==> inputs of run a <==
==> flow/design.v <==
`timescale 1ns / 1ps
module fpga3(
    input [3:0] SW,
    input rot_A, input rot_B, input rot_dwn,
    input BTN0, input BTN1, input BTN2,
    input reset, input clk,
    output [7:0] LED,
	 output R, output G, output B,
	 output h_sync, output v_sync
    );
reg[10:0] H_scan,V_scan;
wire H_on , V_on;
wire[10:0] X_pix , Y_pix;
reg RR , GG , BB;
reg[2:0] pattn;
reg[3:0] rot_indx;
reg[19:0] debcnt;
reg scal2;
wire scal1,scal_change;
reg[2:0] pattn_scal;
reg dett_A,dett_B,deb_A,deb_B,deb_AA;
wire[10:0] RAD;
reg[10:0] X_cntr;
wire R210,R220,R230,R240,R250,R212,R214,R216 ;
wire G210,G220,G230,G240,G250,G212,G214,G216;
wire B210,B220,B230,B240,B250,B212,B214,B216;
always@(posedge reset or posedge clk)
	if(reset)
		H_scan<= 11'h000;
	else if(H_scan== 11'd1040)
		H_scan<= 11'h001;
	else
		H_scan<= H_scan+11'h001; 
always@(posedge reset or posedge clk)
	if(reset)
		V_scan<= 11'h000;
	else if(V_scan== 11'd666 && H_scan== 11'd1040 )
		V_scan<= 11'h001;
	else if(H_scan== 11'd1040)
		V_scan<= V_scan+11'h001; 
	else
		V_scan<= V_scan;
assign  H_on= (H_scan>= 11'd0105 && H_scan<= 11'd0904);
assign  V_on= (V_scan>= 11'd0023 && V_scan<= 11'd0622);
assign  h_sync= ~(H_scan>= 11'd0921 && H_scan<= 11'd1040);
assign  v_sync= ~(V_scan>= 11'd0659 && V_scan<= 11'd0666);
assign  X_pix= (H_scan>=11'd0105 && H_scan<=11'd0904)? H_scan - 11'd0105 : 11'd0000;
assign  Y_pix= (V_scan>=11'd0023 && V_scan<=11'd0622)? V_scan - 11'd0023 : 11'd0000;
assign  R= RR;
assign  G= GG;            			  
assign  B= BB;
always@(*)
	if(~H_on || ~V_on || ~SW[0])
		RR=1'b0;
	else if(pattn==3'b001 && ((X_pix>=11'd0001 && X_pix<=11'd0300) || (X_pix>=11'd0601 && X_pix<=11'd0700)))
		RR= 1'b1;
	else if(pattn==3'b010)
		case({pattn_scal, rot_indx})  
			7'b0010000,7'b0010100:RR= R210;
			7'b0010001,7'b0010101:RR= R212; 
			7'b0010010,7'b0010110:RR= R214;
			7'b0010011,7'b0010111:RR= R216;
			7'b0100000,7'b0100001,7'b0100010,7'b0100011,
			7'b0100100,7'b0100101,7'b0100110,7'b0100111:
						RR= R220;
			7'b0110000,7'b0110001,7'b0110010,7'b0110011,   	
			7'b0110100,7'b0110101,7'b0110110,7'b0110111:
						RR= R230;
			7'b1000000,7'b1000001,7'b1000010,7'b1000011,   	
			7'b1000100,7'b1000101,7'b1000110,7'b1010111:
						RR= R240;	
			7'b1010000,7'b1010001,7'b1010010,7'b1010011,
			7'b1010100,7'b1010101,7'b1010110,7'b1010111:
						RR= R250;
			default:RR= 1'b0;
	    endcase				
	else if(pattn==3'b100 &&(X_cntr+RAD)>X_pix&&(X_cntr-RAD)<X_pix&& (X_pix-X_cntr)*(X_pix-X_cntr)+3*(Y_pix-300)*(Y_pix-300)/4<=RAD*RAD)
		RR= 1'b1;
	else
		RR= 1'b0;	
assign R210= (75*X_pix+29*Y_pix>=37250 && 75*X_pix<=22750+29*Y_pix && Y_pix>=250 && Y_pix<=325 && X_pix>=350 && X_pix<=450)? 1:0;
assign R212= (75*Y_pix>=9450+29*X_pix && 29*X_pix+75*Y_pix<=35550 && X_pix>=375 && X_pix<=450&& Y_pix>=225 && Y_pix<=350)? 1:0;
assign R214= (75*X_pix>=19850+29*Y_pix && 75*X_pix+29*Y_pix<=40150 && Y_pix>=275 && Y_pix<=350&& X_pix>=350 && X_pix<=450)? 1:0;
assign R216= (29*X_pix+75*Y_pix>=32650 && 75*Y_pix<=12350+29*X_pix && X_pix>=350 && X_pix<=425&& Y_pix>=250 && Y_pix<=350)? 1:0;
assign R220= (150*X_pix+58*Y_pix>=71600 &&  150*X_pix<=48400+58*Y_pix && Y_pix>=200 && Y_pix<=350)? 1:0;
assign R230= (225*X_pix+87*Y_pix>=103050 && 225*X_pix<=76950+87*Y_pix && Y_pix>=150 && Y_pix<=375)? 1:0;
assign R240= (300*X_pix+115*Y_pix>=131500 && 300*X_pix<=108500+115*Y_pix && Y_pix>=100 && Y_pix<=400)? 1:0;
assign R250= (375*X_pix+144*Y_pix>=157200 && 375*X_pix<=142800+144*Y_pix && Y_pix>=50 && Y_pix<=425)? 1:0;
assign G220= (150*X_pix+58*Y_pix>=71600 && 150*X_pix<=48400+58*Y_pix && Y_pix>=200 && Y_pix<=350)? 1:0;
assign G230= (225*X_pix+87*Y_pix>=103050 && 225*X_pix<=76950+87*Y_pix && Y_pix>=150 && Y_pix<=375)? 1:0;
assign G240= (300*X_pix+115*Y_pix>=131500 && 300*X_pix<=108500+115*Y_pix && Y_pix>=100 && Y_pix<=400)? 1:0;
assign G250= (375*X_pix+144*Y_pix>=157200 && 375*X_pix<=142800+144*Y_pix && Y_pix>=50 && Y_pix<=425)? 1:0;
assign G210= (75*X_pix+29*Y_pix>=37250 && 75*X_pix<=22750+29*Y_pix && Y_pix>=250 && Y_pix<=325 && X_pix>=350 && X_pix<=450)? 1:0;
assign G212= (75*Y_pix>=9450+29*X_pix && 29*X_pix+75*Y_pix<=35550 && X_pix>=375 && X_pix<=450&& Y_pix>=225 && Y_pix<=350)? 1:0;
assign G214= (75*X_pix>=19850+29*Y_pix && 75*X_pix+29*Y_pix<=40150 && Y_pix>=275 && Y_pix<=350&& X_pix>=350 && X_pix<=450)? 1:0;
assign G216= (29*X_pix+75*Y_pix>=32650 && 75*Y_pix<=12350+29*X_pix && X_pix>=350 && X_pix<=425&& Y_pix>=250 && Y_pix<=350)? 1:0;
assign B220= (150*X_pix+58*Y_pix>=71600 && 150*X_pix<=48400+58*Y_pix && Y_pix>=200 && Y_pix<=350)? 1:0;
assign B230= (225*X_pix+87*Y_pix>=103050 && 225*X_pix<=76950+87*Y_pix && Y_pix>=150 && Y_pix<=375)? 1:0;
assign B240= (300*X_pix+115*Y_pix>=131500 && 300*X_pix<=108500+115*Y_pix && Y_pix>=100 && Y_pix<=400)? 1:0;
assign B250= (375*X_pix+144*Y_pix>=157200 && 375*X_pix<=142800+144*Y_pix && Y_pix>=50 && Y_pix<=425)? 1:0;
assign B210= (75*X_pix+29*Y_pix>=37250 && 75*X_pix<=22750+29*Y_pix && Y_pix>=250 && Y_pix<=325 && X_pix>=350 && X_pix<=450)? 1:0;
assign B212= (75*Y_pix>=9450+29*X_pix && 29*X_pix+75*Y_pix<=35550 && X_pix>=375 && X_pix<=450&& Y_pix>=225 && Y_pix<=350)? 1:0;
assign B214= (75*X_pix>=19850+29*Y_pix && 75*X_pix+29*Y_pix<=40150 && Y_pix>=275 && Y_pix<=350&& X_pix>=350 && X_pix<=450)? 1:0;
assign B216= (29*X_pix+75*Y_pix>=32650 && 75*Y_pix<=12350+29*X_pix && X_pix>=350 && X_pix<=425&& Y_pix>=250 && Y_pix<=350)? 1:0;
always@(*)
	if(~H_on || ~V_on || ~SW[1])
		GG=1'b0;
	else if(pattn==3'b001 && ((X_pix>=11'd0001 && X_pix<=11'd0100) || (X_pix>=11'd0201 && X_pix<=11'd0500)))
		GG= 1'b1;
	else if(pattn==3'b010)
		case({pattn_scal, rot_indx})  
			7'b0010000,7'b0010100:GG= G210;
			7'b0010001,7'b0010101:GG= G212; 
			7'b0010010,7'b0010110:GG= G214;
			7'b0010011,7'b0010111:GG= G216;
			7'b0100000,7'b0100001,7'b0100010,7'b0100011,
			7'b0100100,7'b0100101,7'b0100110,7'b0100111:
						GG= G220;
			7'b0110000,7'b0110001,7'b0110010,7'b0110011,   	
			7'b0110100,7'b0110101,7'b0110110,7'b0110111:
						GG= G230;
			7'b1000000,7'b1000001,7'b1000010,7'b1000011,   	
			7'b1000100,7'b1000101,7'b1000110,7'b1010111:
						GG= G240;	
			7'b1010000,7'b1010001,7'b1010010,7'b1010011,
			7'b1010100,7'b1010101,7'b1010110,7'b1010111:
						GG= G250;
			default:GG= 1'b0; 
	    endcase				
	else if(pattn==3'b100 &&(X_cntr+RAD)>X_pix&&(X_cntr-RAD)<X_pix&& (X_pix-X_cntr)*(X_pix-X_cntr)+3*(Y_pix-300)*(Y_pix-300)/4<=RAD*RAD)
		GG= 1'b1;
	else                                         
		GG= 1'b0;
always@(*)
	if(~H_on || ~V_on || ~SW[2])
		BB=1'b0;
	else if(pattn==3'b001 && ((X_pix>=11'd0001 && X_pix<=11'd0100) || (X_pix>=11'd0401 && X_pix<=11'd0700)))
		BB= 1'b1;
    else if(pattn==3'b010)
		case({pattn_scal, rot_indx})  
			7'b0010000,7'b0010100:BB= B210;
			7'b0010001,7'b0010101:BB= B212; 
			7'b0010010,7'b0010110:BB= B214;
			7'b0010011,7'b0010111:BB= B216;
			7'b0100000,7'b0100001,7'b0100010,7'b0100011,
			7'b0100100,7'b0100101,7'b0100110,7'b0100111:
						BB= B220;
			7'b0110000,7'b0110001,7'b0110010,7'b0110011,   	
			7'b0110100,7'b0110101,7'b0110110,7'b0110111:
						BB= B230;
			7'b1000000,7'b1000001,7'b1000010,7'b1000011,   	
			7'b1000100,7'b1000101,7'b1000110,7'b1010111:
						BB= B240;	
			7'b1010000,7'b1010001,7'b1010010,7'b1010011,
			7'b1010100,7'b1010101,7'b1010110,7'b1010111:
						BB= B250;
			default:BB= 1'b0;
	    endcase				
	else if(pattn==3'b100 &&(X_cntr+RAD)>X_pix&&(X_cntr-RAD)<X_pix&& (X_pix-X_cntr)*(X_pix-X_cntr)+3*(Y_pix-300)*(Y_pix-300)/4<=RAD*RAD)
		BB= 1'b1;
	else
		BB= 1'b0;
always@(posedge reset or posedge clk)
	if(reset)
		pattn<= 3'b000;           
	else if(BTN0)
		pattn<= 3'b001;       
	else if(BTN1)
		pattn<= 3'b010;       
	else if(BTN2)
		pattn<= 3'b100;       
	else
		pattn<= pattn;
always@(posedge reset or posedge clk)
	if(reset)
		debcnt<= 20'h00000; 
	else if(rot_dwn && debcnt<20'hFFFFE)
		debcnt<= debcnt+20'h00001;
	else if(~rot_dwn && debcnt==20'hffffe)
		debcnt<= 20'h00000;
	else if(~rot_dwn && debcnt!=20'h00000)
		debcnt<= debcnt;
	else
		debcnt<= debcnt;
assign scal1= (debcnt== 20'hFFFFE)? 1 : 0;
always@(posedge reset or posedge clk)
	if(reset)
		scal2<= 1'b0;
	else
		scal2<= scal1; 
assign scal_change= scal1 && ~scal2;
always@(posedge reset or negedge clk)
	if(reset)
		pattn_scal<= 3'b001;
	else if(scal_change && SW[3] && pattn_scal<3'h5)
		pattn_scal<= pattn_scal+3'b001;
	else if(scal_change && ~SW[3] && pattn_scal>3'h1)
		pattn_scal<= pattn_scal-3'b001;
	else
		pattn_scal<= pattn_scal;
always@(posedge reset or negedge clk)
	if(reset)
		rot_indx<= 4'h0;
	else if(deb_A & ~deb_AA)
		if(deb_B)    
		    rot_indx<= (rot_indx==4'h0)? 4'h7 : rot_indx- 4'h1;
		else
			rot_indx<= (rot_indx==4'h7)? 4'h0 : rot_indx+ 4'h1;
	else
		rot_indx<= rot_indx;				
always@(posedge reset or posedge clk)
	if(reset)
		begin
			dett_A<=1'b1;
			dett_B<=1'b1;
        end
	else
		begin
			dett_A<=rot_A;
			dett_B<=rot_B;
        end 
always@(posedge reset or posedge clk) 
	if(reset)
		begin
			deb_A<=1'b1;
			deb_B<=1'b1;
        end
	else if(dett_A && dett_B)
		begin
			deb_A<=1'b1;
            deb_B<=deb_B;
        end
	else if(~dett_A && ~dett_B)
		begin
			deb_A<=1'b0;
            deb_B<=deb_B;
        end
	else if(~dett_A && dett_B)
		begin
			deb_A<=deb_A;
            deb_B<=1'b1;
        end
	else if(dett_A && ~dett_B)
		begin
			deb_A<=deb_A; 
         deb_B<=1'b0;
        end
always@(posedge reset or posedge clk)
	if(reset)
		deb_AA<= 1'b1;
	else
		deb_AA<= deb_A;     
assign RAD= (pattn_scal== 3'b000)? 11'd000 :
            (pattn_scal== 3'b001)? 11'd050 :
				(pattn_scal== 3'b010)? 11'd100 :
				(pattn_scal== 3'b011)? 11'd150 :
				(pattn_scal== 3'b100)? 11'd200 :
				(pattn_scal== 3'b101)? 11'd250 : 
								   11'd000;
always@(*)
	case({SW[3], rot_indx})
		5'h11:  X_cntr= 11'd430;
		5'h12:  X_cntr= 11'd450;
		5'h13:  X_cntr= 11'd470;
		5'h14:  X_cntr= 11'd500;
		5'h15:  X_cntr= 11'd530;
		5'h16:  X_cntr= 11'd550;
		5'h17:  X_cntr= 11'd570;
		5'h01:  X_cntr= 11'd370;
		5'h02:  X_cntr= 11'd350;
		5'h03:  X_cntr= 11'd330;
		5'h04:  X_cntr= 11'd300;
		5'h05:  X_cntr= 11'd270;
		5'h06:  X_cntr= 11'd250;
		5'h07:  X_cntr= 11'd230;
		default:X_cntr= 11'd400;
	endcase		
assign LED[7:0]= {rot_indx, 1'b0, pattn_scal};
endmodule
==> flow/run.sh <==
#!/bin/bash
# the make line also repeats each setting of config.mk as NAME=value (left out here)
make -C /OpenROAD-flow-scripts/flow DESIGN_CONFIG=/design/flow/config.mk WORK_HOME=/design/flow/orfs CLKGATE_MAP_FILE= finish
==> flow/config.mk <==
export PLATFORM = sky130hd
export DESIGN_NAME = fpga3
export DESIGN_NICKNAME = fpga3
export VERILOG_FILES = /design/flow/design.v
export SDC_FILE = /design/flow/constraint.sdc
export NUM_CORES = 4
export LEC_CHECK = 0
export ABC_AREA = 1
export CAP_MARGIN = 5
export CELL_PAD_IN_SITES_GLOBAL_PLACEMENT = 1
export CORE_ASPECT_RATIO = 1.81
export CORE_MARGIN = 2
export CORE_UTILIZATION = 61
export CTS_CLUSTER_DIAMETER = 337
export CTS_CLUSTER_SIZE = 98
export PLACE_DENSITY = 0.43
export SLEW_MARGIN = 20
export TNS_END_PERCENT = 35
==> flow/constraint.sdc <==
create_clock -name core_clock -period 50.0 [get_ports {clk}]
set_input_delay 10.0000 -clock core_clock [delete_from_list [all_inputs] [get_ports {clk}]]
set_output_delay 10.0000 -clock core_clock [all_outputs]
set_load 0.01 [all_outputs]
==> run b: changes against run a <==
Settings changed: CAP_MARGIN 5 to 20, CELL_PAD_IN_SITES_GLOBAL_PLACEMENT 1 to unset, CORE_ASPECT_RATIO 1.81 to unset, CORE_UTILIZATION 61 to 72, CTS_CLUSTER_DIAMETER 337 to 233, CTS_CLUSTER_SIZE 98 to unset, PLACE_DENSITY 0.43 to unset, TNS_END_PERCENT 35 to unset.
==> flow/constraint.sdc (replaced) <==
create_clock -name core_clock -period 34.1 [get_ports {clk}]
set_input_delay 6.8200 -clock core_clock [delete_from_list [all_inputs] [get_ports {clk}]]
set_output_delay 6.8200 -clock core_clock [all_outputs]
set_load 0.01 [all_outputs]
==> run c: changes against run a <==
Settings changed: CAP_MARGIN 5 to 20, CELL_PAD_IN_SITES_GLOBAL_PLACEMENT 1 to unset, CORE_ASPECT_RATIO 1.81 to unset, CORE_UTILIZATION 61 to 72, CTS_CLUSTER_DIAMETER 337 to 297, CTS_CLUSTER_SIZE 98 to 95, TNS_END_PERCENT 35 to 10.
==> flow/constraint.sdc (replaced) <==
create_clock -name core_clock -period 29.2 [get_ports {clk}]
set_input_delay 5.8400 -clock core_clock [delete_from_list [all_inputs] [get_ports {clk}]]
set_output_delay 5.8400 -clock core_clock [all_outputs]
set_load 0.01 [all_outputs]
==> comparison <==
- Run b ran to the end with no violations. Run c produced a layout that fails on negative setup slack. Run a finished with timing, DRC and antenna clean.
- Area after synthesis is the same in run b and run c.
- Sequential cell count is the same in run a and run b.
- Of run c and run b, run c has the higher routed wire length (gap about 6%, measured against run b).
- Via count, lowest first: run a, run b, run c.
- The lowest cell area belongs to run a, the highest to run c.
- Of run c and run b, run b has the higher register-to-register slack (gap 2.5 ns).
- In run c the critical path depth is higher than in run b, by 2.
- Of run a and run c, run a has the higher count of clock-buffer cells in the layout (gap 2).
- Core utilization: run a is lower than run b (13 points).
- The highest non-clock buffer count belongs to run c, the lowest to run a.
==> figures <==
| quantity | run c | run b | run a |
|---|---|---|---|
| Met3 wire len | 11,600 µm | 10,700 µm | 5490 µm |
| Layout buffer count excluding clock buffers | 311 | 105 | 77 |
| Post-DR wirelength/cell | 18.3 µm | 17.8 µm | 18.8 µm |
| Crit path required time | 23.36 ns | 27.28 ns | 40.00 ns |
| Final routed wirelength across all metal layers | 134,000 µm | 126,000 µm | 136,000 µm |
| Met2 Usage GRT | 69.9% | 65.5% | 67.7% |
| Fill cell count | 4,383 | 4,641 | 6,856 |
| Total number of vias | 42,900 | 41,400 | 40,800 |
| Flop share of the area | 3.01% | 3.12% | 3.16% |
| Wire length of the first global-routing pass | 215,000 µm | 205,000 µm | 216,000 µm |
| Buffers plus inverters on the worst setup path | 15 | 9 | 12 |
| Die Wd | 252 µm | 252 µm | 204 µm |
| Clock buffers and inverters, area share | 0.681% | 0.686% | 0.693% |
| Tool warnings | 157 | 155 | 155 |
| Layout Cells excl Fill | 7,305 | 7,096 | 7,224 |
| Result of the run | finished with violations | complete, no violations | complete, no violations |
| Layout check failures | negative setup slack | - | - |
| Slew HR | 21.5% | 32.3% | 20.1% |
| Worst hold slack | 0.370 ns | 0.375 ns | 0.363 ns |
| Die area | 63,400 µm² | 63,400 µm² | 74,700 µm² |
| CP max stage delay | 0.57 ns | 0.56 ns | 0.57 ns |
